===== design/flow/config.mk =====
export PLATFORM = sky130hd
export DESIGN_NAME = mac_unit
export DESIGN_NICKNAME = mac_unit
export VERILOG_FILES = /design/flow/design.v
export SDC_FILE = /design/flow/constraint.sdc
export NUM_CORES = 4
export LEC_CHECK = 0
export CAP_MARGIN = 20
export CELL_PAD_IN_SITES_GLOBAL_PLACEMENT = 0
export CORE_MARGIN = 4
export CORE_UTILIZATION = 66
export CTS_CLUSTER_DIAMETER = 178
export CTS_CLUSTER_SIZE = 33
export GPL_ROUTABILITY_DRIVEN = 1
export PLACE_DENSITY_LB_ADDON = 0.17
export SETUP_SLACK_MARGIN = 2.18
export SLEW_MARGIN = 10

===== design/flow/constraint.sdc =====
create_clock -name core_clock -period 15.3 [get_ports {clk}]
set_input_delay 3.0600 -clock core_clock [delete_from_list [all_inputs] [get_ports {clk}]]
set_output_delay 3.0600 -clock core_clock [all_outputs]
set_load 0.01 [all_outputs]

===== design/flow/design.v =====
module full_adder(input a,b,cin,
                  output sum,co);
assign sum=a^b^cin;
assign co=((a&b)||(b&cin)||(cin&a));                 
endmodule
module half_adder(input a,
                  input b,
                  output sum,
                  output carry);
assign sum=a^b;
assign carry=a&b;
endmodule
module mux2_1(input a,b,sel,
              output y);
assign y=sel?b:a;
endmodule
module adder_4bit(input [3:0]a,b,
                  input cin,
                  output [3:0]sum,
                  output co);
wire s1,c1,s2,c2,s3,c3,s4,s11,s44,c4,c11,s22,c22,s33,c33,c44;
full_adder f1(a[0],b[0],1'b0,s1,c1);
full_adder f2(a[1],b[1],c1,s2,c2);
full_adder f3(a[2],b[2],c2,s3,c3);
full_adder f4(a[3],b[3],c3,s4,c4);
full_adder f5(a[0],b[0],1'b1,s11,c11);
full_adder f6(a[1],b[1],c11,s22,c22);
full_adder f7(a[2],b[2],c22,s33,c33);
full_adder f8(a[3],b[3],c33,s44,c44);
mux2_1 m1(s1,s11,cin,sum[0]);
mux2_1 m2(s2,s22,cin,sum[1]);
mux2_1 m3(s3,s33,cin,sum[2]);
mux2_1 m4(s4,s44,cin,sum[3]);
mux2_1 m5(c4,c44,cin,co);
endmodule
module adder_6bit(input [5:0]a,b,
                  input cin,
                  output [5:0]sum,
                  output co);
wire s1,s2,s3,s4,s5,s6,c1,c2,c3,c4,c5,c6;
wire s11,s22,s33,s44,s55,s66,c11,c22,c33,c44,c55,c66;
full_adder f1(a[0],b[0],1'b0,s1,c1);
full_adder f2(a[1],b[1],c1,s2,c2);
full_adder f3(a[2],b[2],c2,s3,c3);
full_adder f4(a[3],b[3],c3,s4,c4);
full_adder f5(a[4],b[4],c4,s5,c5);
full_adder f6(a[5],b[5],c5,s6,c6);
full_adder f7(a[0],b[0],1'b1,s11,c11);
full_adder f8(a[1],b[1],c11,s22,c22);
full_adder f9(a[2],b[2],c22,s33,c33);
full_adder f10(a[3],b[3],c33,s44,c44);
full_adder f11(a[4],b[4],c44,s55,c55);
full_adder f12(a[5],b[5],c55,s66,c66);
mux2_1 m1(s1,s11,cin,sum[0]);
mux2_1 m2(s2,s22,cin,sum[1]);
mux2_1 m3(s3,s33,cin,sum[2]);
mux2_1 m4(s4,s44,cin,sum[3]);
mux2_1 m5(s5,s55,cin,sum[4]);
mux2_1 m6(s6,s66,cin,sum[5]);
mux2_1 m7(c6,c66,cin,co);
endmodule
module adder_8bit(input [7:0] a,b,
                   input cin,
                   output [7:0] sum,
                   output co);
wire s1,s2,s3,s4,s5,s6,s7,s8,c1,c2,c3,c4,c5,c6,c7,c8;
wire s11,s22,s33,s44,s55,s66,s77,s88,c11,c22,c33,c44,c55,c66,c77,c88;
full_adder f10(a[0],b[0],1'b0,s1,c1);
full_adder f20(a[1],b[1],c1,s2,c2);
full_adder f30(a[2],b[2],c2,s3,c3);
full_adder f40(a[3],b[3],c3,s4,c4);
full_adder f50(a[4],b[4],c4,s5,c5);
full_adder f60(a[5],b[5],c5,s6,c6);
full_adder f70(a[6],b[6],c6,s7,c7);
full_adder f80(a[7],b[7],c7,s8,c8);
full_adder f11(a[0],b[0],1'b1,s11,c11);
full_adder f22(a[1],b[1],c11,s22,c22);
full_adder f33(a[2],b[2],c22,s33,c33);
full_adder f44(a[3],b[3],c33,s44,c44);
full_adder f55(a[4],b[4],c44,s55,c55);
full_adder f66(a[5],b[5],c55,s66,c66);
full_adder f77(a[6],b[6],c66,s77,c77);
full_adder f88(a[7],b[7],c77,s88,c88);
mux2_1 m1(s1,s11,cin,sum[0]);
mux2_1 m2(s2,s22,cin,sum[1]);
mux2_1 m3(s3,s33,cin,sum[2]);
mux2_1 m4(s4,s44,cin,sum[3]);
mux2_1 m5(s5,s55,cin,sum[4]);
mux2_1 m6(s6,s66,cin,sum[5]);
mux2_1 m7(s7,s77,cin,sum[6]);
mux2_1 m8(s8,s88,cin,sum[7]);
mux2_1 m9(c8,c88,cin,co);
endmodule
module adder_12bit(input [11:0] a,b,
                   input cin,
                   output [11:0] sum,
                   output co);
wire s1,s2,s3,s4,s5,s6,s7,s8,s9,s10,s11a,s12,c1,c2,c3,c4,c5,c6,c7,c8,c9,c10,c11a,c12;
wire s11,s22,s33,s44,s55,s66,s77,s88,s99,s1010,s1111,s1212;
wire c11,c22,c33,c44,c55,c66,c77,c88,c99,c1010,c1111,c1212;
full_adder f10(a[0],b[0],1'b0,s1,c1);
full_adder f20(a[1],b[1],c1,s2,c2);
full_adder f30(a[2],b[2],c2,s3,c3);
full_adder f40(a[3],b[3],c3,s4,c4);
full_adder f50(a[4],b[4],c4,s5,c5);
full_adder f60(a[5],b[5],c5,s6,c6);
full_adder f70(a[6],b[6],c6,s7,c7);
full_adder f80(a[7],b[7],c7,s8,c8);
full_adder f90(a[8],b[8],c8,s9,c9);
full_adder f100(a[9],b[9],c9,s10,c10);
full_adder f110(a[10],b[10],c10,s11a,c11a);
full_adder f120(a[11],b[11],c11a,s12,c12);
full_adder f11(a[0],b[0],1'b1,s11,c11);
full_adder f22(a[1],b[1],c11,s22,c22);
full_adder f33(a[2],b[2],c22,s33,c33);
full_adder f44(a[3],b[3],c33,s44,c44);
full_adder f55(a[4],b[4],c44,s55,c55);
full_adder f66(a[5],b[5],c55,s66,c66);
full_adder f77(a[6],b[6],c66,s77,c77);
full_adder f88(a[7],b[7],c77,s88,c88);
full_adder f99(a[8],b[8],c88,s99,c99);
full_adder f1010(a[9],b[9],c99,s1010,c1010);
full_adder f1111(a[10],b[10],c1010,s1111,c1111);
full_adder f1212(a[11],b[11],c1111,s1212,c1212);
mux2_1 m1(s1,s11,cin,sum[0]);
mux2_1 m2(s2,s22,cin,sum[1]);
mux2_1 m3(s3,s33,cin,sum[2]);
mux2_1 m4(s4,s44,cin,sum[3]);
mux2_1 m5(s5,s55,cin,sum[4]);
mux2_1 m6(s6,s66,cin,sum[5]);
mux2_1 m7(s7,s77,cin,sum[6]);
mux2_1 m8(s8,s88,cin,sum[7]);
mux2_1 m9(s9,s99,cin,sum[8]);
mux2_1 m10(s10,s1010,cin,sum[9]);
mux2_1 m11(s11a,s1111,cin,sum[10]);
mux2_1 m12(s12,s1212,cin,sum[11]);
mux2_1 m13(c12,c1212,cin,co);
endmodule
module adder_16bit(input [15:0] a,b,
                   input cin,
                   output [15:0] sum,
                   output co);
wire s1,s2,s3,s4,s5,s6,s7,s8,s9,s10,s11a,s12,s13,s14,s15,s16;
wire c1,c2,c3,c4,c5,c6,c7,c8,c9,c10,c11a,c12,c13,c14,c15,c16;
wire s11,s22,s33,s44,s55,s66,s77,s88,s99,s1010,s1111,s1212,s1313,s1414,s1515,s1616;
wire c11,c22,c33,c44,c55,c66,c77,c88,c99,c1010,c1111,c1212,c1313,c1414,c1515,c1616;
full_adder f10(a[0],b[0],1'b0,s1,c1);
full_adder f20(a[1],b[1],c1,s2,c2);
full_adder f30(a[2],b[2],c2,s3,c3);
full_adder f40(a[3],b[3],c3,s4,c4);
full_adder f50(a[4],b[4],c4,s5,c5);
full_adder f60(a[5],b[5],c5,s6,c6);
full_adder f70(a[6],b[6],c6,s7,c7);
full_adder f80(a[7],b[7],c7,s8,c8);
full_adder f90(a[8],b[8],c8,s9,c9);
full_adder f100(a[9],b[9],c9,s10,c10);
full_adder f110(a[10],b[10],c10,s11a,c11a);
full_adder f120(a[11],b[11],c11a,s12,c12);
full_adder f130(a[12],b[12],c12,s13,c13);
full_adder f140(a[13],b[13],c13,s14,c14);
full_adder f150(a[14],b[14],c14,s15,c15);
full_adder f160(a[15],b[15],c15,s16,c16);
full_adder f11(a[0],b[0],1'b1,s11,c11);
full_adder f22(a[1],b[1],c11,s22,c22);
full_adder f33(a[2],b[2],c22,s33,c33);
full_adder f44(a[3],b[3],c33,s44,c44);
full_adder f55(a[4],b[4],c44,s55,c55);
full_adder f66(a[5],b[5],c55,s66,c66);
full_adder f77(a[6],b[6],c66,s77,c77);
full_adder f88(a[7],b[7],c77,s88,c88);
full_adder f99(a[8],b[8],c88,s99,c99);
full_adder f1010(a[9],b[9],c99,s1010,c1010);
full_adder f1111(a[10],b[10],c1010,s1111,c1111);
full_adder f1212(a[11],b[11],c1111,s1212,c1212);
full_adder f1313(a[12],b[12],c1212,s1313,c1313);
full_adder f1414(a[13],b[13],c1313,s1414,c1414);
full_adder f1515(a[14],b[14],c1414,s1515,c1515);
full_adder f1616(a[15],b[15],c1515,s1616,c1616);
mux2_1 m1(s1,s11,cin,sum[0]);
mux2_1 m2(s2,s22,cin,sum[1]);
mux2_1 m3(s3,s33,cin,sum[2]);
mux2_1 m4(s4,s44,cin,sum[3]);
mux2_1 m5(s5,s55,cin,sum[4]);
mux2_1 m6(s6,s66,cin,sum[5]);
mux2_1 m7(s7,s77,cin,sum[6]);
mux2_1 m8(s8,s88,cin,sum[7]);
mux2_1 m9(s9,s99,cin,sum[8]);
mux2_1 m10(s10,s1010,cin,sum[9]);
mux2_1 m11(s11a,s1111,cin,sum[10]);
mux2_1 m12(s12,s1212,cin,sum[11]);
mux2_1 m13(s13,s1313,cin,sum[12]);
mux2_1 m14(s14,s1414,cin,sum[13]);
mux2_1 m15(s15,s1515,cin,sum[14]);
mux2_1 m16(s16,s1616,cin,sum[15]);
mux2_1 m17(c16,c1616,cin,co);
endmodule
module adder_24bit(input [23:0] a,b,
                   input cin,
                   output [23:0] sum,
                   output co);
wire s1,s2,s3,s4,s5,s6,s7,s8,s9,s10,s11a,s12;
wire s13,s14,s15,s16,s17,s18,s19,s20,s21,s222,s23,s24;
wire c1,c2,c3,c4,c5,c6,c7,c8,c9,c10,c11a,c12;
wire c13,c14,c15,c16,c17,c18,c19,c20,c21,c222,c23,c24;
wire s11,s22,s33,s44,s55,s66,s77,s88,s99,s1010,s1111,s1212;
wire s1313,s1414,s1515,s1616,s1717,s1818,s1919,s2020,s2121,s2222,s2323,s2424;
wire c11,c22,c33,c44,c55,c66,c77,c88,c99,c1010,c1111,c1212;
wire c1313,c1414,c1515,c1616,c1717,c1818,c1919,c2020,c2121,c2222,c2323,c2424;
full_adder f10(a[0],b[0],1'b0,s1,c1);
full_adder f20(a[1],b[1],c1,s2,c2);
full_adder f30(a[2],b[2],c2,s3,c3);
full_adder f40(a[3],b[3],c3,s4,c4);
full_adder f50(a[4],b[4],c4,s5,c5);
full_adder f60(a[5],b[5],c5,s6,c6);
full_adder f70(a[6],b[6],c6,s7,c7);
full_adder f80(a[7],b[7],c7,s8,c8);
full_adder f90(a[8],b[8],c8,s9,c9);
full_adder f100(a[9],b[9],c9,s10,c10);
full_adder f110(a[10],b[10],c10,s11a,c11a);
full_adder f120(a[11],b[11],c11a,s12,c12);
full_adder f130(a[12],b[12],c12,s13,c13);
full_adder f140(a[13],b[13],c13,s14,c14);
full_adder f150(a[14],b[14],c14,s15,c15);
full_adder f160(a[15],b[15],c15,s16,c16);
full_adder f170(a[16],b[16],c16,s17,c17);
full_adder f180(a[17],b[17],c17,s18,c18);
full_adder f190(a[18],b[18],c18,s19,c19);
full_adder f200(a[19],b[19],c19,s20,c20);
full_adder f210(a[20],b[20],c20,s21,c21);
full_adder f220(a[21],b[21],c21,s222,c222);
full_adder f230(a[22],b[22],c222,s23,c23);
full_adder f240(a[23],b[23],c23,s24,c24);
full_adder f11(a[0],b[0],1'b1,s11,c11);
full_adder f22(a[1],b[1],c11,s22,c22);
full_adder f33(a[2],b[2],c22,s33,c33);
full_adder f44(a[3],b[3],c33,s44,c44);
full_adder f55(a[4],b[4],c44,s55,c55);
full_adder f66(a[5],b[5],c55,s66,c66);
full_adder f77(a[6],b[6],c66,s77,c77);
full_adder f88(a[7],b[7],c77,s88,c88);
full_adder f99(a[8],b[8],c88,s99,c99);
full_adder f1010(a[9],b[9],c99,s1010,c1010);
full_adder f1111(a[10],b[10],c1010,s1111,c1111);
full_adder f1212(a[11],b[11],c1111,s1212,c1212);
full_adder f1313(a[12],b[12],c1212,s1313,c1313);
full_adder f1414(a[13],b[13],c1313,s1414,c1414);
full_adder f1515(a[14],b[14],c1414,s1515,c1515);
full_adder f1616(a[15],b[15],c1515,s1616,c1616);
full_adder f1717(a[16],b[16],c1616,s1717,c1717);
full_adder f1818(a[17],b[17],c1717,s1818,c1818);
full_adder f1919(a[18],b[18],c1818,s1919,c1919);
full_adder f2020(a[19],b[19],c1919,s2020,c2020);
full_adder f2121(a[20],b[20],c2020,s2121,c2121);
full_adder f2222(a[21],b[21],c2121,s2222,c2222);
full_adder f2323(a[22],b[22],c2222,s2323,c2323);
full_adder f2424(a[23],b[23],c2323,s2424,c2424);
mux2_1 m1(s1,s11,cin,sum[0]);
mux2_1 m2(s2,s22,cin,sum[1]);
mux2_1 m3(s3,s33,cin,sum[2]);
mux2_1 m4(s4,s44,cin,sum[3]);
mux2_1 m5(s5,s55,cin,sum[4]);
mux2_1 m6(s6,s66,cin,sum[5]);
mux2_1 m7(s7,s77,cin,sum[6]);
mux2_1 m8(s8,s88,cin,sum[7]);
mux2_1 m9(s9,s99,cin,sum[8]);
mux2_1 m10(s10,s1010,cin,sum[9]);
mux2_1 m11(s11a,s1111,cin,sum[10]);
mux2_1 m12(s12,s1212,cin,sum[11]);
mux2_1 m13(s13,s1313,cin,sum[12]);
mux2_1 m14(s14,s1414,cin,sum[13]);
mux2_1 m15(s15,s1515,cin,sum[14]);
mux2_1 m16(s16,s1616,cin,sum[15]);
mux2_1 m17(s17,s1717,cin,sum[16]);
mux2_1 m18(s18,s1818,cin,sum[17]);
mux2_1 m19(s19,s1919,cin,sum[18]);
mux2_1 m20(s20,s2020,cin,sum[19]);
mux2_1 m21(s21,s2121,cin,sum[20]);
mux2_1 m22(s222,s2222,cin,sum[21]);
mux2_1 m23(s23,s2323,cin,sum[22]);
mux2_1 m24(s24,s2424,cin,sum[23]);
mux2_1 m25(c24,c2424,cin,co);
endmodule
module mul_2x2(input clk,
               input [1:0]a,b,
               output [3:0]out);           
reg [1:0]clk_a,clk_b;
wire [3:0]temp;
always @(posedge clk)
 begin
  clk_a<=a;
  clk_b<=b;
 end
assign out[0]=clk_a[0]&clk_b[0];
assign temp[0]=clk_a[0]&clk_b[1];
assign temp[1]=clk_a[1]&clk_b[0];
assign temp[2]=clk_a[1]&clk_b[1];
half_adder h1(temp[0],temp[1],out[1],temp[3]);
half_adder h2(temp[3],temp[2],out[2],out[3]);
endmodule
module mul_4x4(input clk,
               input [3:0]a,
               input [3:0]b,
               output [7:0]c);
wire [3:0]q0,q1,q2,q3,q4;
wire [5:0]q5,q6;		
wire [3:0]temp1;
wire [5:0]temp2,temp3,temp4;
reg [3:0]clk_a,clk_b;
always @(posedge clk)
begin
 clk_a<=a;
 clk_b<=b;
end
mul_2x2 m1(clk,clk_a[1:0],clk_b[1:0],q0[3:0]);
mul_2x2 m2(clk,clk_a[3:2],clk_b[1:0],q1[3:0]);
mul_2x2 m3(clk,clk_a[1:0],clk_b[3:2],q2[3:0]);
mul_2x2 m4(clk,clk_a[3:2],clk_b[3:2],q3[3:0]);
assign temp1 ={2'b00,q0[3:2]};
adder_4bit a1(q1[3:0],temp1,1'b0,q4,);
assign temp2 ={2'b00,q2[3:0]};
assign temp3 ={q3[3:0],2'b00};
adder_6bit a2(temp2,temp3,1'b0,q5,);
assign temp4={2'b00,q4[3:0]};
adder_6bit a3(temp4,q5,1'b0,q6,);
assign c[1:0]=q0[1:0];
assign c[7:2]=q6[5:0];
endmodule
module mul_8x8(input clk,
               input [7:0] a,b,
               output [15:0]c);
wire [7:0]q0,q1,q2,q3,q4;
wire [11:0]q5,q6;	
wire [7:0]temp1;
wire [11:0]temp2,temp3,temp4;
reg [7:0]clk_a,clk_b;
always @(posedge clk)
begin
 clk_a<=a;
 clk_b<=b;
end
mul_4x4 mu1(clk,clk_a[3:0],clk_b[3:0],q0[7:0]);
mul_4x4 mu2(clk,clk_a[7:4],clk_b[3:0],q1[7:0]);
mul_4x4 mu3(clk,clk_a[3:0],clk_b[7:4],q2[7:0]);
mul_4x4 mu4(clk,clk_a[7:4],clk_b[7:4],q3[7:0]);
assign temp1 ={4'b0000,q0[7:4]};
adder_8bit a1(q1[7:0],temp1,1'b0,q4,);
assign temp2 ={4'b0000,q2[7:0]};
assign temp3 ={q3[7:0],4'b0000};
adder_12bit a2(temp2,temp3,1'b0,q5,);
assign temp4={4'b0000,q4[7:0]};
adder_12bit a3(temp4,q5,1'b0,q6,);
assign c[3:0]=q0[3:0];
assign c[15:4]=q6[11:0];
endmodule    
module mul_16x16(input clk,
		         input [15:0]a,
                 input [15:0]b,
                 output [31:0]c);
reg [15:0]clk_a,clk_b;
wire [15:0]q0,q1,q2,q3,q4;	
wire [15:0]temp1;
wire [23:0]temp2,temp3,temp4;
wire [23:0]q5,q6;
always @(posedge clk)
 begin
  clk_a<=a;
  clk_b<=b;
 end
mul_8x8 m1(clk,clk_a[7:0],clk_b[7:0],q0[15:0]);
mul_8x8 m2(clk,clk_a[15:8],clk_b[7:0],q1[15:0]);
mul_8x8 m3(clk,clk_a[7:0],clk_b[15:8],q2[15:0]);
mul_8x8 m4(clk,clk_a[15:8],clk_b[15:8],q3[15:0]);
assign temp1 ={8'b0,q0[15:8]};
adder_16bit a1(q1[15:0],temp1,1'b0,q4,);
assign temp2 ={8'b0,q2[15:0]};
assign temp3 ={q3[15:0],8'b0};
adder_24bit a2(temp2,temp3,1'b0,q5,);
assign temp4={8'b0,q4[15:0]};
adder_24bit a3(temp4,q5,1'b0,q6,);
assign c[7:0]=q0[7:0];
assign c[31:8]=q6[23:0];
endmodule
module accumulator(input clk,en,clr,
                   input [31:0]a,
                   output [39:0]c);
reg [39:0]acc;
always @(posedge clk)
 begin
  if (clr)
   acc <= 40'b0;
  else if (en)
  begin 
   acc <= acc + {8'b0,a};
  end
 end
assign c = acc;
endmodule
module mac_unit(input clk,en,clr,
                input [15:0]a,b,
                output [39:0]c);
wire [31:0]temp1;
mul_16x16 m1(clk,a,b,temp1);
accumulator a1(clk,en,clr,temp1,c);
endmodule

===== design/flow/run.sh =====
#!/bin/bash
# the make line also repeats each setting of config.mk as NAME=value (left out here)
make -C /OpenROAD-flow-scripts/flow DESIGN_CONFIG=/design/flow/config.mk WORK_HOME=/design/flow/orfs CLKGATE_MAP_FILE= finish

==> reports/summary.json, run 1 <==
{
  "synth.cellmix.adderShare": {"value": 46.08, "unit": "%"},
  "holdPathStages": {"value": 0},
  "hold_ws": {"value": 324.1, "unit": "ps"},
  "floorplan.core_area": {"value": 22920, "unit": "um^2"},
  "yosys.cell_count.top_type": {"value": "inv_1"},
  "count_of_unresolved_drc_violations_after_routing": {"value": 0},
  "yosysUniqueCellTypes": {"value": 56},
  "cts_tree": {"value": "done"},
  "regToRegSetupSlack": {"value": 2060, "unit": "ps"},
  "all_layer_global_routing_usage": {"value": 27.22, "unit": "%"},
  "critical_path_required": {"value": 15630, "unit": "ps"},
  "cts.sink_count": {"value": 168},
  "areaGrowthSynthToFinish": {"value": 14.13, "unit": "%"},
  "critical-path-max-stage-delay": {"value": 560, "unit": "ps"},
  "critPathCaptureType": {"value": "flop"},
  "ys_seq_share": {"value": 21.57, "unit": "%"},
  "measured_slew_at_the_worst_slew_check_pin": {"value": 955.1, "unit": "ps"},
  "pin_count": {"value": 75},
  "worst-path-buf-inv": {"value": 7},
  "synth-warning-count": {"value": 5},
  "worstReg2RegEnd": {"value": "a1.acc[38]$_SDFFE_PP0P_"},
  "mappedNetlistNets": {"value": 2064},
  "cp_slowest_cell": {"value": "fa_2"},
  "skew": {"value": 16.97, "unit": "ps"},
  "topCellsByArea": {"value": "fa_1 (25%), dfxtp_1 (22%), ha_1 (21%), and2_1 (9.8%), inv_1 (7.5%)"},
  "setup_viol": {"value": 0},
  "floorplanUtilization": {"value": 68.05, "unit": "%"},
  "via_count": {"value": 10710},
  "ant_nets": {"value": 0},
  "critPathLaunch": {"value": "m1.m2.mu2.m1.clk_b[1]$_DFF_P_"},
  "floorplan.rows": {"value": 55},
  "grt_first_pass_wirelength": {"value": 56920, "unit": "um"},
  "fp.dieH": {"value": 161.7, "unit": "um"},
  "number_of_h_tree_levels": {"value": 4},
  "worstHoldStart": {"value": "m1.m4.mu2.clk_b[0]$_DFF_P_"},
  "largest_net_degree_at_the_start_of_global_routing": {"value": 45},
  "global_route.overflow_total": {"value": 0},
  "fin_util": {"value": 77.67, "unit": "%"},
  "timing.critical_path.arrival": {"value": 13570, "unit": "ps"},
  "max-cap-violations": {"value": 0},
  "worstSetupPathDepth": {"value": 53},
  "synth.yosys.chip_area": {"value": 15590, "unit": "um^2"},
  "kind_of_critical_path": {"value": "reg2reg"},
  "detail_route.antenna_diodes": {"value": 0},
  "yosys.area_share.xor_xnor": {"value": 3.370, "unit": "%"},
  "drt-initial-drc-count": {"value": 598},
  "place.gp.congestion": {"value": 0.8877},
  "setup_repair_after_global_routing_missed_its_margin": {"value": "yes"},
  "min_period": {"value": 13240, "unit": "ps"},
  "drtPass1Iterations": {"value": 5},
  "ys_cells": {"value": 1571},
  "wire_per_inst": {"value": 17.21, "unit": "um"},
  "syn_area_per_cell": {"value": 9.927, "unit": "um^2"},
  "edf_count": {"value": 0},
  "hold_violations": {"value": 0},
  "top_post_synthesis_cells_by_count": {"value": "inv_1 (313), ha_1 (264), and2_1 (244)"},
  "maxSlewViolCount": {"value": 0},
  "clkSlewWorstSetupHoldPaths": {"value": 90, "unit": "ps"},
  "die_w": {"value": 161.7, "unit": "um"},
  "worst-path-max-fanout": {"value": 3},
  "synthAoiAreaFrac": {"value": 4.389, "unit": "%"},
  "worstSetupEndpoint": {"value": "a1.acc[38]$_SDFFE_PP0P_"},
  "max-clock-path-buffers": {"value": 2},
  "yosys_most_used_dff": {"value": "dfxtp_1"},
  "worst_r2r_path_depth": {"value": 53},
  "latency_at_later_pin": {"value": 450, "unit": "ps"},
  "r2r-start": {"value": "m1.m2.mu2.m1.clk_b[1]$_DFF_P_"},
  "hpwl": {"value": 24740, "unit": "um"},
  "netlist_area": {"value": 15590, "unit": "um^2"},
  "delay_heaviest_family_cp": {"value": "adder cells"},
  "clock-root-buffer": {"value": "clkbuf_16"},
  "area_leader_netlist": {"value": "fa_1"},
  "ys_ff": {"value": 168},
  "detail_route.wirelength": {"value": 33800, "unit": "um"},
  "antenna_found_initial": {"value": 0},
  "status": {"value": "finished clean"},
  "setup.worst_path.start_class": {"value": "flop"},
  "achievable-frequency": {"value": 75.52, "unit": "MHz"},
  "post_cts_hold_buffer_count": {"value": 0},
  "avgViaCountPerCell": {"value": 5.453},
  "worst_min_path_class": {"value": "reg2reg"},
  "combinational_family_with_the_most_area_after_synthesis": {"value": "adder cells"},
  "synthDominantCellAreaShare": {"value": 24.90, "unit": "%"},
  "finalSetupTns": {"value": 0, "unit": "ps"},
  "fillerInstances": {"value": 1527},
  "hold_path_end": {"value": "m1.m3.mu1.m1.clk_b[0]$_DFF_P_"},
  "die-area": {"value": 26150, "unit": "um^2"},
  "ys_async_sr_fraction": {"value": 0, "unit": "%"},
  "cell_with_the_most_instances_on_the_worst_path": {"value": "fa_2"},
  "synth.cellmix.simpleShare": {"value": 14.43, "unit": "%"},
  "slew_headroom": {"value": 36.33, "unit": "%"},
  "nets_final": {"value": 2131},
  "stage_log_warnings": {"value": 28},
  "synth.mux.area_fraction": {"value": 1.420, "unit": "%"},
  "grt_pass1_vias": {"value": 11570},
  "buffer_ports.inserted": {"value": 74},
  "layout_worst_path_cycle_share": {"value": 86.55, "unit": "%"},
  "tritoncts.num_buffers": {"value": 17},
  "postSynthCellCount": {"value": 1571}
}
## final cells by class
class                   instances  area [um^2]  area share (%)
well taps                     313        391.6           2.200
multi-input cells            1042        11310           63.53
clock inverters                15        214.0           1.202
inverters                     313         1175           6.601
clock buffers                  17        425.4           2.390
flip-flops and latches        168         3381           18.99
repair buffers                 96        904.6           5.083
## repair_timing
action / in CTS / in global routing
endpoints found under the setup margin: 11 / 13
endpoints found under the hold margin: 0 / 0
gates resized: 55 / 37
setup buffers: 10 / 2
pin swaps: 18 / 21
## metal layers
metal | GRT usage, % | vias to the layer above | wire (um)
met4 | 7.228 | 0 | 849
met5 | 0 | - | 0
met2 | 47.84 | 297 | 16730
li1 | - | 5028 | -
met1 | 35.40 | 5312 | 14510
met3 | 4.288 | 73 | 1706
## per-stage QoR
| stage | cell area (um^2) | cells | setup WS, ps |
|---|---|---|---|
| floorplan | 15660 | 1571 | 2201 |
| global placement | 16670 | 1920 | 1795 |
| detailed placement | 16670 | 1920 | 1558 |
| CTS | 17620 | 1962 | 2072 |
| global route | 17800 | 1964 | 1689 |
| finish | 17800 | 1964 | 2058 |
==> inputs of run 2 (changes only) <==
ABC_AREA = 1   (was default)
CELL_PAD_IN_SITES_GLOBAL_PLACEMENT = default   (was 0)
CORE_MARGIN = 2   (was 4)
CORE_UTILIZATION = 72   (was 66)
CTS_CLUSTER_DIAMETER = default   (was 178)
CTS_CLUSTER_SIZE = default   (was 33)
GPL_ROUTABILITY_DRIVEN = default   (was 1)
PLACE_DENSITY = 0.39   (was default)
PLACE_DENSITY_LB_ADDON = default   (was 0.17)
SETUP_SLACK_MARGIN = default   (was 2.18)
SLEW_MARGIN = 20   (was 10)
clock period = 13.1 ns   (was 15.3 ns; I/O delays follow)
==> run 2 against run 1 <==
Effect of this change: now fails the layout checks on setup timing; critical path depth is 5 higher; flip-flop count stayed put; core utilization is 4.9 points higher.
==> reports/summary.json, run 2 <==
{
  "status": {"value": "complete, but fails checks"},
  "failed_checks": {"value": "setup timing"},
  "worstHoldStart": {"value": "m1.m4.mu2.clk_b[0]$_DFF_P_"},
  "non_filler_instance_count_after_layout": {"value": 2647, "change": "+35%"},
  "r2r-start": {"value": "m1.m3.mu3.m3.clk_a[1]$_DFF_P_"},
  "worst_min_path_class": {"value": "reg2reg"},
  "ys_ff": {"value": 168, "change": "unchanged"},
  "all_layer_global_routing_usage": {"value": 36.76, "unit": "%", "change": "+9.5 points"},
  "drt-initial-drc-count": {"value": 1142, "change": "+91%"},
  "die_w": {"value": 158.6, "unit": "um", "change": "-1.9%"},
  "netlist_area": {"value": 17210, "unit": "um^2", "change": "+10%"},
  "regToRegSetupSlack": {"value": -250, "unit": "ps", "change": "-2310 ps"},
  "setup_viol": {"value": 8, "change": "+8"},
  "hold_violations": {"value": 0, "change": "unchanged"},
  "setup_repair_after_global_routing_missed_its_margin": {"value": "yes"},
  "layout_setup_ws": {"value": -247.3, "unit": "ps", "change": "-2305 ps"},
  "hpwl": {"value": 33980, "unit": "um", "change": "+37%"},
  "via_count": {"value": 13960, "change": "+30%"},
  "edf_count": {"value": 0, "change": "unchanged"},
  "max-clock-path-buffers": {"value": 2, "change": "unchanged"},
  "place.gp.congestion": {"value": 0.9151, "change": "+3.1%"},
  "stdcell_area": {"value": 19390, "unit": "um^2", "change": "+8.9%"},
  "worst_r2r_path_depth": {"value": 58, "change": "+9.4%"},
  "critPathLaunch": {"value": "m1.m3.mu3.m3.clk_a[1]$_DFF_P_"},
  "stage_log_warnings": {"value": 31, "change": "+11%"},
  "post_cts_hold_buffer_count": {"value": 0, "change": "unchanged"},
  "synth.mux.area_fraction": {"value": 0, "unit": "%", "change": "-1.4 points"},
  "combinational_family_with_the_most_area_after_synthesis": {"value": "adder cells"},
  "cts.sink_count": {"value": 168, "change": "unchanged"},
  "count_of_unresolved_drc_violations_after_routing": {"value": 0, "change": "unchanged"},
  "ys_async_sr_fraction": {"value": 0, "unit": "%", "change": "unchanged"},
  "slew_headroom": {"value": 48.64, "unit": "%", "change": "+12 points"},
  "holdPathStages": {"value": 0, "change": "unchanged"},
  "avgViaCountPerCell": {"value": 5.273, "change": "-3.3%"},
  "pin_count": {"value": 75, "change": "unchanged"},
  "nets_final": {"value": 2808, "change": "+32%"},
  "clock-root-buffer": {"value": "clkbuf_16"},
  "synthDominantCellAreaShare": {"value": 22.57, "unit": "%", "change": "-2.3 points"},
  "worstSetupPathDepth": {"value": 58, "change": "+9.4%"},
  "buffer_ports.inserted": {"value": 74, "change": "unchanged"},
  "timing.critical_path.arrival": {"value": 13690, "unit": "ps", "change": "+120 ps"},
  "ys_cells": {"value": 2257, "change": "+44%"},
  "number_of_h_tree_levels": {"value": 4, "change": "unchanged"},
  "cp_slowest_cell": {"value": "fa_2"},
  "yosys.cell_count.top_type": {"value": "inv_1"},
  "setup.worst_path.start_class": {"value": "flop"},
  "grt_pass1_vias": {"value": 14150, "change": "+22%"},
  "critical_path_required": {"value": 13440, "unit": "ps", "change": "-2190 ps"},
  "place_area": {"value": 18550, "unit": "um^2", "change": "+11%"},
  "worstReg2RegEnd": {"value": "a1.acc[33]$_SDFFE_PP0P_"},
  "detail_route.antenna_diodes": {"value": 0, "change": "unchanged"},
  "place.detailed.instances": {"value": 2612, "change": "+36%"},
  "clkSlewWorstSetupHoldPaths": {"value": 80, "unit": "ps", "change": "about the same"},
  "worst-path-max-fanout": {"value": 4, "change": "+1"},
  "yosysUniqueCellTypes": {"value": 34, "change": "-39%"},
  "hold_path_end": {"value": "m1.m3.mu1.m1.clk_b[0]$_DFF_P_"},
  "floorplan.rows": {"value": 56, "change": "+1.8%"},
  "maxSlewViolCount": {"value": 0, "change": "unchanged"},
  "critPathCaptureType": {"value": "flop"},
  "floorplanUtilization": {"value": 73.30, "unit": "%", "change": "+5.2 points"},
  "die-area": {"value": 25150, "unit": "um^2", "change": "-3.8%"},
  "hold_ws": {"value": 322.1, "unit": "ps", "change": "-2.052 ps"},
  "fillerInstances": {"value": 1487, "change": "-2.6%"},
  "tritoncts.num_buffers": {"value": 17, "change": "unchanged"},
  "topCellsByArea": {"value": "fa_1 (23%), dfxtp_1 (20%), ha_1 (19%), inv_1 (15%), nand2_1 (11%)"},
  "postSynthCellCount": {"value": 2257, "change": "+44%"},
  "worst-path-buf-inv": {"value": 8, "change": "+1"},
  "worstSetupEndpoint": {"value": "a1.acc[33]$_SDFFE_PP0P_"},
  "synth.cellmix.simpleShare": {"value": 17.17, "unit": "%", "change": "+2.7 points"},
  "mappedNetlistNets": {"value": 2750, "change": "+33%"},
  "skew": {"value": 11.77, "unit": "ps", "change": "-5.202 ps"},
  "area_leader_netlist": {"value": "fa_1"},
  "largest_net_degree_at_the_start_of_global_routing": {"value": 66, "change": "+47%"},
  "yosys_most_used_dff": {"value": "dfxtp_1"},
  "ant_nets": {"value": 0, "change": "unchanged"},
  "antenna_found_initial": {"value": 1, "change": "+1"},
  "achievable-frequency": {"value": 74.92, "unit": "MHz", "change": "-0.79%"},
  "areaGrowthSynthToFinish": {"value": 12.68, "unit": "%"},
  "synthAoiAreaFrac": {"value": 2.385, "unit": "%", "change": "-2.0 points"},
  "floorplan.core_area": {"value": 23470, "unit": "um^2", "change": "+2.4%"},
  "yosys.area_share.xor_xnor": {"value": 2.291, "unit": "%", "change": "-1.1 points"},
  "grt_first_pass_wirelength": {"value": 69790, "unit": "um", "change": "+23%"},
  "global_route.overflow_total": {"value": 0, "change": "unchanged"},
  "delay_heaviest_family_cp": {"value": "adder cells"},
  "top_post_synthesis_cells_by_count": {"value": "inv_1 (692), nand2_1 (524), ha_1 (264)"},
  "synth.cellmix.adderShare": {"value": 41.77, "unit": "%", "change": "-4.3 points"},
  "wire_per_inst": {"value": 16.75, "unit": "um", "change": "-2.7%"},
  "kind_of_critical_path": {"value": "reg2reg"},
  "cell_with_the_most_instances_on_the_worst_path": {"value": "fa_2"},
  "fp.dieH": {"value": 158.6, "unit": "um", "change": "-1.9%"},
  "measured_slew_at_the_worst_slew_check_pin": {"value": 769.3, "unit": "ps", "change": "-185.8 ps"},
  "syn_area_per_cell": {"value": 7.623, "unit": "um^2", "change": "-23%"},
  "ys_seq_share": {"value": 19.55, "unit": "%", "change": "-2.0 points"},
  "layout_worst_path_cycle_share": {"value": 101.9, "unit": "%", "change": "+15 points"},
  "drtPass1Iterations": {"value": 5, "change": "unchanged"},
  "cts_tree": {"value": "done"},
  "min_period": {"value": 13350, "unit": "ps", "change": "+105.1 ps"},
  "max-cap-violations": {"value": 0, "change": "unchanged"},
  "synth.yosys.chip_area": {"value": 17210, "unit": "um^2", "change": "+10%"},
  "critical-path-max-stage-delay": {"value": 550, "unit": "ps", "change": "about the same"},
  "detail_route.wirelength": {"value": 44340, "unit": "um", "change": "+31%"},
  "latency_at_later_pin": {"value": 450, "unit": "ps", "change": "about the same"},
  "synth-warning-count": {"value": 5, "change": "unchanged"}
}
==> run 2: repair_timing <==
item                       in CTS  in global routing
gates cloned                    0                  0
setup endpoints to repair       8                 12
buffers inserted                2                  1
gates resized                  11                 44
pin swaps                      14                 18
==> run 2: layout make-up <==
type | count | area, um^2 | area share, %
well taps | 319 | 399.1 | 2.059
multi-input cells | 1318 | 11360 | 58.61
repair buffers | 115 | 1047 | 5.402
flip-flops and latches | 168 | 3366 | 17.36
inverters | 695 | 2609 | 13.46
clock buffers | 17 | 425.4 | 2.194
clock inverters | 15 | 177.7 | 0.9164
==> run 2: stage by stage <==
stage	worst slack, ps	TNS (ps)	util, %
4_1_cts	-307.1	-2063	81.85
3_3_place_gp	-150.0	-773.0	79.01
2_1_floorplan	-11.92	-26.81	-
6_report	-247.3	-1618	82.60
5_1_grt	-644.9	-4717	82.60
3_5_place_dp	-401.4	-2765	79.01
==> run 2: metal layers <==
layer | routed length (um) | global-route usage (%)
met1 | 16940 | 44.30
met3 | 3639 | 7.485
met5 | 13 | 0
met2 | 21370 | 62.71
met4 | 2380 | 18.36
==> inputs of run 3 (changes only) <==
CAP_MARGIN = 0   (was 20)
CTS_CLUSTER_DIAMETER = 106   (was default)
PLACE_DENSITY = default   (was 0.39)
SETUP_SLACK_MARGIN = 2.38   (was default)
SLEW_MARGIN = 5   (was 20)
clock period = 9.5 ns   (was 13.1 ns; I/O delays follow)
==> run 3 against run 2 <==
Effect of this change: the layout still fails its checks (setup timing); fmax down 0.27%; setup slack worse by 3600 ps; routed wire length rose by 31%; global-route usage is 7.1 points higher; hold slack worse by 1.7 ps; critical path type unchanged.
==> reports/summary.json, run 3 <==
{
  "status": {"value": "complete, but fails checks"},
  "failed_checks": {"value": "setup timing"},
  "cp_slowest_cell": {"value": "fa_1"},
  "cts_tree": {"value": "done"},
  "cts.sink_count": {"value": 168, "change": "unchanged"},
  "area_leader_netlist": {"value": "fa_1"},
  "ys_ff": {"value": 168, "change": "unchanged"},
  "via_count": {"value": 15560, "change": "+11%"},
  "die_w": {"value": 158.6, "unit": "um", "change": "unchanged"},
  "r2r-start": {"value": "m1.m2.mu2.m1.clk_b[1]$_DFF_P_"},
  "all_layer_global_routing_usage": {"value": 43.89, "unit": "%", "change": "+7.1 points"},
  "post_cts_hold_buffer_count": {"value": 0, "change": "unchanged"},
  "fillerInstances": {"value": 1077, "change": "-28%"},
  "count_of_unresolved_drc_violations_after_routing": {"value": 0, "change": "unchanged"},
  "non_filler_instance_count_after_layout": {"value": 2718, "change": "+2.7%"},
  "floorplan.rows": {"value": 56, "change": "unchanged"},
  "max-clock-path-buffers": {"value": 2, "change": "unchanged"},
  "die-area": {"value": 25150, "unit": "um^2", "change": "unchanged"},
  "achievable-frequency": {"value": 74.72, "unit": "MHz", "change": "-0.27%"},
  "edf_count": {"value": 0, "change": "unchanged"},
  "maxSlewViolCount": {"value": 0, "change": "unchanged"},
  "worstReg2RegEnd": {"value": "a1.acc[36]$_SDFFE_PP0P_"},
  "yosys.area_share.xor_xnor": {"value": 2.291, "unit": "%", "change": "unchanged"},
  "synth.yosys.chip_area": {"value": 17210, "unit": "um^2", "change": "unchanged"},
  "yosys_most_used_dff": {"value": "dfxtp_1"},
  "stage_log_warnings": {"value": 31, "change": "unchanged"},
  "fp.dieH": {"value": 158.6, "unit": "um", "change": "unchanged"},
  "drtPass1Iterations": {"value": 9, "change": "+4"},
  "drt-initial-drc-count": {"value": 2037, "change": "+78%"},
  "antenna_found_initial": {"value": 6, "change": "+5"},
  "layout_worst_path_cycle_share": {"value": 140.9, "unit": "%", "change": "+39 points"},
  "mappedNetlistNets": {"value": 2750, "change": "unchanged"},
  "synthAoiAreaFrac": {"value": 2.385, "unit": "%", "change": "unchanged"},
  "slew_headroom": {"value": 36.61, "unit": "%", "change": "-12 points"},
  "clkSlewWorstSetupHoldPaths": {"value": 90, "unit": "ps", "change": "about the same"},
  "pin_count": {"value": 75, "change": "unchanged"},
  "netlist_area": {"value": 17210, "unit": "um^2", "change": "unchanged"},
  "critical-path-max-stage-delay": {"value": 530, "unit": "ps", "change": "-20 ps"},
  "nets_final": {"value": 2871, "change": "+2.2%"},
  "topCellsByArea": {"value": "fa_1 (23%), dfxtp_1 (20%), ha_1 (19%), inv_1 (15%), nand2_1 (11%)"},
  "global_route.overflow_total": {"value": 0, "change": "unchanged"},
  "latency_at_later_pin": {"value": 460, "unit": "ps", "change": "about the same"},
  "wire_per_inst": {"value": 21.41, "unit": "um", "change": "+28%"},
  "tritoncts.num_buffers": {"value": 17, "change": "unchanged"},
  "setup.worst_path.start_class": {"value": "flop"},
  "yosys.cell_count.top_type": {"value": "inv_1"},
  "floorplan.core_area": {"value": 23470, "unit": "um^2", "change": "unchanged"},
  "measured_slew_at_the_worst_slew_check_pin": {"value": 947.7, "unit": "ps", "change": "+178.4 ps"},
  "hold_ws": {"value": 320.4, "unit": "ps", "change": "-1.704 ps"},
  "postSynthCellCount": {"value": 2257, "change": "unchanged"},
  "areaGrowthSynthToFinish": {"value": 21.81, "unit": "%"},
  "fin_util": {"value": 89.29, "unit": "%", "change": "+6.7 points"},
  "setup_repair_after_global_routing_missed_its_margin": {"value": "yes"},
  "ant_nets": {"value": 0, "change": "unchanged"},
  "skew": {"value": 18.44, "unit": "ps", "change": "+6.669 ps"},
  "synthDominantCellAreaShare": {"value": 22.57, "unit": "%", "change": "unchanged"},
  "hold_path_end": {"value": "m1.m2.clk_a[1]$_DFF_P_"},
  "worst_r2r_path_depth": {"value": 58, "change": "unchanged"},
  "combinational_family_with_the_most_area_after_synthesis": {"value": "adder cells"},
  "synth.mux.area_fraction": {"value": 0, "unit": "%", "change": "unchanged"},
  "ys_seq_share": {"value": 19.55, "unit": "%", "change": "unchanged"},
  "worst-path-max-fanout": {"value": 4, "change": "unchanged"},
  "layout_setup_ws": {"value": -3883, "unit": "ps", "change": "-3636 ps"},
  "critPathCaptureType": {"value": "flop"},
  "hold_violations": {"value": 0, "change": "unchanged"},
  "clock-root-buffer": {"value": "clkbuf_16"},
  "place_area": {"value": 19470, "unit": "um^2", "change": "+5.0%"},
  "max-cap-violations": {"value": 0, "change": "unchanged"},
  "critical_path_required": {"value": 9850, "unit": "ps", "change": "-3590 ps"},
  "delay_heaviest_family_cp": {"value": "adder cells"},
  "worstSetupEndpoint": {"value": "a1.acc[36]$_SDFFE_PP0P_"},
  "kind_of_critical_path": {"value": "reg2reg"},
  "cell_with_the_most_instances_on_the_worst_path": {"value": "fa_2"},
  "place.gp.congestion": {"value": 1.011, "change": "+10%"},
  "hpwl": {"value": 36580, "unit": "um", "change": "+7.6%"},
  "timing.critical_path.arrival": {"value": 13730, "unit": "ps", "change": "+40 ps"},
  "detail_route.wirelength": {"value": 58190, "unit": "um", "change": "+31%"},
  "min_period": {"value": 13380, "unit": "ps", "change": "+35.76 ps"},
  "worstHoldStart": {"value": "m1.clk_a[9]$_DFF_P_"},
  "place.detailed.instances": {"value": 2653, "change": "+1.6%"},
  "synth.cellmix.adderShare": {"value": 41.77, "unit": "%", "change": "unchanged"},
  "grt_pass1_vias": {"value": 16040, "change": "+13%"},
  "worst-path-buf-inv": {"value": 8, "change": "unchanged"},
  "critPathLaunch": {"value": "m1.m2.mu2.m1.clk_b[1]$_DFF_P_"},
  "avgViaCountPerCell": {"value": 5.724, "change": "+8.6%"},
  "regToRegSetupSlack": {"value": -3880, "unit": "ps", "change": "-3640 ps"},
  "syn_area_per_cell": {"value": 7.623, "unit": "um^2", "change": "unchanged"},
  "floorplanUtilization": {"value": 73.30, "unit": "%", "change": "unchanged"},
  "grt_first_pass_wirelength": {"value": 82100, "unit": "um", "change": "+18%"},
  "worstSetupPathDepth": {"value": 58, "change": "unchanged"},
  "largest_net_degree_at_the_start_of_global_routing": {"value": 66, "change": "unchanged"},
  "buffer_ports.inserted": {"value": 74, "change": "unchanged"},
  "number_of_h_tree_levels": {"value": 4, "change": "unchanged"},
  "worst_min_path_class": {"value": "reg2reg"},
  "ys_cells": {"value": 2257, "change": "unchanged"},
  "synth-warning-count": {"value": 5, "change": "unchanged"},
  "holdPathStages": {"value": 0, "change": "unchanged"},
  "yosysUniqueCellTypes": {"value": 34, "change": "unchanged"},
  "top_post_synthesis_cells_by_count": {"value": "inv_1 (692), nand2_1 (524), ha_1 (264)"},
  "stdcell_area": {"value": 20960, "unit": "um^2", "change": "+8.1%"},
  "ys_async_sr_fraction": {"value": 0, "unit": "%", "change": "unchanged"},
  "synth.cellmix.simpleShare": {"value": 17.17, "unit": "%", "change": "unchanged"},
  "setup_viol": {"value": 24, "change": "+16"}
}
## run 3: metrics by stage
stage          worst slack [ps]  setup TNS [ps]
6_report                  -3883          -64110
5_1_grt                   -4210          -71060
4_1_cts                   -3814          -62600
3_5_place_dp              -3855          -63740
3_3_place_gp              -3629          -59930
2_1_floorplan             -3552          -57780
## run 3: what timing repair did
item | CTS | global route
resized | 126 | 73
setup buffers | 13 | 12
setup endpoints to repair | 30 | 31
gates cloned | 0 | 0
pin swaps | 84 | 53
## run 3: cell type report
class / count / area, um^2 / share of cell area (%)
Inverter: 695 / 2611 / 12.46
Sequential cell: 168 / 3366 / 16.06
Multi-Input combinational cell: 1318 / 12360 / 59.00
Antenna cell: 8 / 20.02 / 0.09552
Timing Repair Buffer: 178 / 1575 / 7.516
Clock buffer: 18 / 439.2 / 2.096
Clock inverter: 14 / 182.7 / 0.8716
Tap cell: 319 / 399.1 / 1.904
## run 3: layer usage
layer / vias up / share of wire [%] / GRT usage, % / wire [um]
met2: 1129 / 45 / 72.21 / 26230
li1: 6711 / - / - / -
met3: 466 / 12 / 12.90 / 7090
met1: 7250 / 33 / 48.18 / 19130
met4: 2 / 9.8 / 32.56 / 5693
met5: - / 0.062 / 0 / 36
==> inputs of run 4 (changes only) <==
CAP_MARGIN = 25   (was 0)
CELL_PAD_IN_SITES_DETAIL_PLACEMENT = 0   (was default)
CELL_PAD_IN_SITES_GLOBAL_PLACEMENT = 1   (was default)
CORE_UTILIZATION = 51   (was 72)
CTS_CLUSTER_DIAMETER = 254   (was 106)
CTS_CLUSTER_SIZE = 34   (was default)
GPL_ROUTABILITY_DRIVEN = 0   (was default)
MAX_ROUTING_LAYER = met4   (was default)
PLACE_DENSITY_LB_ADDON = 0.07   (was default)
SETUP_SLACK_MARGIN = -0.46   (was 2.38)
SLEW_MARGIN = 20   (was 5)
TNS_END_PERCENT = 5   (was default)
clock period = 7.58 ns   (was 9.5 ns; I/O delays follow)
==> run 4 against run 3 <==
Effect of this change: the layout still fails its checks (setup timing); core utilization decreased by 28 points; die area up 40%; synthesized cell count stayed put; non-clock buffer count up 22; highest routed layer is now met4; critical endpoint is now a1.acc[34]$_SDFFE_PP0P_; via count fell by 15%; fmax decreased by 1.1%.
==> reports/summary.json, run 4 <==
{
  "largest_net_degree_at_the_start_of_global_routing": {"value": 66, "change": "unchanged"},
  "failed_checks": {"value": "setup timing"},
  "synth.mux.area_fraction": {"value": 0, "unit": "%", "change": "unchanged"},
  "hold_violations": {"value": 0, "change": "unchanged"},
  "all_layer_global_routing_usage": {"value": 26.51, "unit": "%", "change": "-17 points"},
  "clkSlewWorstSetupHoldPaths": {"value": 90, "unit": "ps", "change": "about the same"},
  "stage_log_warnings": {"value": 29, "change": "-6.5%"},
  "stdcell_area": {"value": 20330, "unit": "um^2", "change": "-3.0%"},
  "achievable-frequency": {"value": 73.86, "unit": "MHz", "change": "-1.1%"},
  "topCellsByArea": {"value": "fa_1 (23%), dfxtp_1 (20%), ha_1 (19%), inv_1 (15%), nand2_1 (11%)"},
  "drtPass1Iterations": {"value": 5, "change": "-4"},
  "tritoncts.num_buffers": {"value": 17, "change": "unchanged"},
  "dp_slack": {"value": -6058, "unit": "ps", "change": "-2204 ps"},
  "combinational_family_with_the_most_area_after_synthesis": {"value": "adder cells"},
  "yosys_most_used_dff": {"value": "dfxtp_1"},
  "worstReg2RegEnd": {"value": "a1.acc[34]$_SDFFE_PP0P_"},
  "critical-path-max-stage-delay": {"value": 530, "unit": "ps", "change": "about the same"},
  "setup_viol": {"value": 30, "change": "+25%"},
  "setup_repair_after_global_routing_missed_its_margin": {"value": "yes"},
  "synth.cellmix.simpleShare": {"value": 17.17, "unit": "%", "change": "unchanged"},
  "wl_met3": {"value": 1510, "unit": "um", "change": "-79%"},
  "ys_async_sr_fraction": {"value": 0, "unit": "%", "change": "unchanged"},
  "ys_cells": {"value": 2257, "change": "unchanged"},
  "area_leader_netlist": {"value": "fa_1"},
  "skew": {"value": 19.78, "unit": "ps", "change": "+1.342 ps"},
  "post_cts_hold_buffer_count": {"value": 0, "change": "unchanged"},
  "netlist_area": {"value": 17210, "unit": "um^2", "change": "unchanged"},
  "fin_util": {"value": 60.94, "unit": "%", "change": "-28 points"},
  "number_of_h_tree_levels": {"value": 4, "change": "unchanged"},
  "areaGrowthSynthToFinish": {"value": 18.18, "unit": "%"},
  "worst_r2r_path_depth": {"value": 60, "change": "+3.4%"},
  "synth.yosys.chip_area": {"value": 17210, "unit": "um^2", "change": "unchanged"},
  "yosys.cell_count.top_type": {"value": "inv_1"},
  "floorplanUtilization": {"value": 51.57, "unit": "%", "change": "-22 points"},
  "layout_worst_path_cycle_share": {"value": 178.6, "unit": "%", "change": "+38 points"},
  "detail_route.antenna_diodes": {"value": 0, "change": "-8"},
  "edf_count": {"value": 0, "change": "unchanged"},
  "detail_route.wirelength": {"value": 42670, "unit": "um", "change": "-27%"},
  "worstSetupPathDepth": {"value": 60, "change": "+3.4%"},
  "kind_of_critical_path": {"value": "reg2reg"},
  "maxSlewViolCount": {"value": 0, "change": "unchanged"},
  "worstSetupEndpoint": {"value": "a1.acc[34]$_SDFFE_PP0P_"},
  "max-clock-path-buffers": {"value": 2, "change": "unchanged"},
  "cts.sink_count": {"value": 168, "change": "unchanged"},
  "cell_with_the_most_instances_on_the_worst_path": {"value": "fa_2"},
  "place_area": {"value": 19270, "unit": "um^2", "change": "-0.98%"},
  "worst_min_path_class": {"value": "reg2reg"},
  "status": {"value": "complete, but fails checks"},
  "avgViaCountPerCell": {"value": 4.648, "change": "-19%"},
  "synth.cellmix.adderShare": {"value": 41.77, "unit": "%", "change": "unchanged"},
  "worst-path-buf-inv": {"value": 10, "change": "+2"},
  "synthAoiAreaFrac": {"value": 2.385, "unit": "%", "change": "unchanged"},
  "cp_slowest_cell": {"value": "fa_2"},
  "pin_count": {"value": 75, "change": "unchanged"},
  "yosysUniqueCellTypes": {"value": 34, "change": "unchanged"},
  "die-area": {"value": 35220, "unit": "um^2", "change": "+40%"},
  "top_post_synthesis_cells_by_count": {"value": "inv_1 (692), nand2_1 (524), ha_1 (264)"},
  "floorplan.rows": {"value": 67, "change": "+20%"},
  "grt_pass1_vias": {"value": 13940, "change": "-13%"},
  "ys_seq_share": {"value": 19.55, "unit": "%", "change": "unchanged"},
  "finalSetupTns": {"value": -120730, "unit": "ps", "change": "-56620 ps"},
  "syn_area_per_cell": {"value": 7.623, "unit": "um^2", "change": "unchanged"},
  "postSynthCellCount": {"value": 2257, "change": "unchanged"},
  "max-cap-violations": {"value": 0, "change": "unchanged"},
  "global_route.overflow_total": {"value": 0, "change": "unchanged"},
  "post_cts_buffers": {"value": 0, "change": "-13"},
  "top_signal_layer_used": {"value": "met4"},
  "delay_heaviest_family_cp": {"value": "adder cells"},
  "timing.critical_path.arrival": {"value": 13890, "unit": "ps", "change": "+160 ps"},
  "cts_tree": {"value": "done"},
  "synth-warning-count": {"value": 5, "change": "unchanged"},
  "holdPathStages": {"value": 0, "change": "unchanged"},
  "hpwl": {"value": 35410, "unit": "um", "change": "-3.2%"},
  "buffer_ports.inserted": {"value": 74, "change": "unchanged"},
  "critPathCaptureType": {"value": "flop"},
  "setup.worst_path.start_class": {"value": "flop"},
  "slew_headroom": {"value": 49.72, "unit": "%", "change": "+13 points"},
  "antenna_found_initial": {"value": 0, "change": "-6"},
  "clock-root-buffer": {"value": "clkbuf_16"},
  "regToRegSetupSlack": {"value": -5960, "unit": "ps", "change": "-2080 ps"},
  "ant_nets": {"value": 0, "change": "unchanged"},
  "via_count": {"value": 13300, "change": "-15%"},
  "floorplan.core_area": {"value": 33360, "unit": "um^2", "change": "+42%"},
  "drt-initial-drc-count": {"value": 523, "change": "-74%"},
  "ys_ff": {"value": 168, "change": "unchanged"},
  "yosys.area_share.xor_xnor": {"value": 2.291, "unit": "%", "change": "unchanged"},
  "count_of_unresolved_drc_violations_after_routing": {"value": 0, "change": "unchanged"},
  "nets_final": {"value": 2893, "change": "+0.77%"},
  "min_period": {"value": 13540, "unit": "ps", "change": "+155.5 ps"},
  "m1_wl": {"value": 19220, "unit": "um", "change": "+0.49%"},
  "fillerInstances": {"value": 3149, "change": "+190%"},
  "r2r-start": {"value": "m1.m2.mu2.m1.clk_b[1]$_DFF_P_"},
  "worstHoldStart": {"value": "m1.m4.mu4.clk_a[0]$_DFF_P_"},
  "synthDominantCellAreaShare": {"value": 22.57, "unit": "%", "change": "unchanged"},
  "wire_per_inst": {"value": 14.91, "unit": "um", "change": "-30%"},
  "critical_path_required": {"value": 7940, "unit": "ps", "change": "-1910 ps"},
  "layout_setup_ws": {"value": -5959, "unit": "ps", "change": "-2076 ps"},
  "critPathLaunch": {"value": "m1.m2.mu2.m1.clk_b[1]$_DFF_P_"},
  "hold_path_end": {"value": "m1.m2.mu2.m3.clk_a[0]$_DFF_P_"},
  "grt_first_pass_wirelength": {"value": 70190, "unit": "um", "change": "-15%"},
  "die_w": {"value": 187.7, "unit": "um", "change": "+18%"},
  "worst-path-max-fanout": {"value": 4, "change": "unchanged"},
  "measured_slew_at_the_worst_slew_check_pin": {"value": 754.2, "unit": "ps", "change": "-193.5 ps"},
  "mappedNetlistNets": {"value": 2750, "change": "unchanged"},
  "routed-wl-met2": {"value": 20750, "unit": "um", "change": "-21%"},
  "fp.dieH": {"value": 187.7, "unit": "um", "change": "+18%"},
  "latency_at_later_pin": {"value": 460, "unit": "ps", "change": "about the same"}
}
[run 4: area by class of cell]
| class | instances | area, um^2 | area share (%) |
|---|---|---|---|
| timing repair buffer | 200 | 1694 | 8.332 |
| clock buffer | 17 | 425.4 | 2.092 |
| inverter | 695 | 2609 | 12.83 |
| clock inverter | 15 | 172.7 | 0.8492 |
| sequential | 168 | 3364 | 16.55 |
| tap | 448 | 560.5 | 2.757 |
| multi-input combinational | 1318 | 11510 | 56.59 |
[run 4: timing repair]
| action | in CTS | in global routing |
|---|---|---|
| setup endpoints to repair | 29 | 30 |
| pin swaps | 7 | 4 |
| resized | 65 | 37 |
[run 4: per-stage QoR]
step | hold WS, ps | cells
floorplan | 309.6 | 2257
global placement | 310.4 | 2829
detailed placement | 312.1 | 2829
CTS | 313.6 | 2861
global route | 326.6 | 2861
finish | 312.4 | 2861
[run 4: metal layers]
metal | vias to the layer above | GRT usage (%)
li1 | 6732 | -
met1 | 6256 | 32.79
met2 | 239 | 45.33
met3 | 72 | 3.144
met4 | 0 | 8.480
met5 | - | -
==> inputs of run 5 (changes only) <==
CAP_MARGIN = 5   (was 25)
CORE_UTILIZATION = 72   (was 51)
CTS_CLUSTER_DIAMETER = default   (was 254)
CTS_CLUSTER_SIZE = 17   (was 34)
MAX_ROUTING_LAYER = met5   (was met4)
PLACE_DENSITY_LB_ADDON = default   (was 0.07)
SETUP_SLACK_MARGIN = -0.49   (was -0.46)
SLEW_MARGIN = 15   (was 20)
TNS_END_PERCENT = default   (was 5)
clock period = 6.93 ns   (was 7.58 ns; I/O delays follow)
==> run 5 against run 4 <==
Effect of this change: the run now fails in 3_1_place_gp_skip_io; area after synthesis stayed put; die area is 29% lower; synthesized cell count stayed put.
==> reports/summary.json, run 5 <==
{
  "floorplan.core_area": {"value": 23470, "unit": "um^2", "change": "-30%"},
  "fp.dieH": {"value": 158.6, "unit": "um", "change": "-16%"},
  "yosys.cell_count.top_type": {"value": "inv_1"},
  "ys_cells": {"value": 2257, "change": "unchanged"},
  "synthDominantCellAreaShare": {"value": 22.57, "unit": "%", "change": "unchanged"},
  "die-area": {"value": 25150, "unit": "um^2", "change": "-29%"},
  "top_post_synthesis_cells_by_count": {"value": "inv_1 (692), nand2_1 (524), ha_1 (264)"},
  "ys_async_sr_fraction": {"value": 0, "unit": "%", "change": "unchanged"},
  "floorplanUtilization": {"value": 73.30, "unit": "%", "change": "+22 points"},
  "status": {"value": "aborted with a tool error"},
  "syn_area_per_cell": {"value": 7.623, "unit": "um^2", "change": "unchanged"},
  "ys_ff": {"value": 168, "change": "unchanged"},
  "ys_seq_share": {"value": 19.55, "unit": "%", "change": "unchanged"},
  "synth.mux.area_fraction": {"value": 0, "unit": "%", "change": "unchanged"},
  "combinational_family_with_the_most_area_after_synthesis": {"value": "adder cells"},
  "synth-warning-count": {"value": 5, "change": "unchanged"},
  "synthAoiAreaFrac": {"value": 2.385, "unit": "%", "change": "unchanged"},
  "die_w": {"value": 158.6, "unit": "um", "change": "-16%"},
  "synth.cellmix.simpleShare": {"value": 17.17, "unit": "%", "change": "unchanged"},
  "postSynthCellCount": {"value": 2257, "change": "unchanged"},
  "topCellsByArea": {"value": "fa_1 (23%), dfxtp_1 (20%), ha_1 (19%), inv_1 (15%), nand2_1 (11%)"},
  "stop_stage": {"value": "3_1_place_gp_skip_io"},
  "synth.cellmix.adderShare": {"value": 41.77, "unit": "%", "change": "unchanged"},
  "area_leader_netlist": {"value": "fa_1"},
  "yosys_most_used_dff": {"value": "dfxtp_1"},
  "synth.yosys.chip_area": {"value": 17210, "unit": "um^2", "change": "unchanged"},
  "netlist_area": {"value": 17210, "unit": "um^2", "change": "unchanged"},
  "floorplan.rows": {"value": 56, "change": "-16%"},
  "yosysUniqueCellTypes": {"value": 34, "change": "unchanged"},
  "edf_count": {"value": 0, "change": "unchanged"},
  "mappedNetlistNets": {"value": 2750, "change": "unchanged"},
  "toolErrorMsg": {"value": "[ERROR GPL-0301] Utilization 106.923 % exceeds 100%."},
  "yosys.area_share.xor_xnor": {"value": 2.291, "unit": "%", "change": "unchanged"}
}
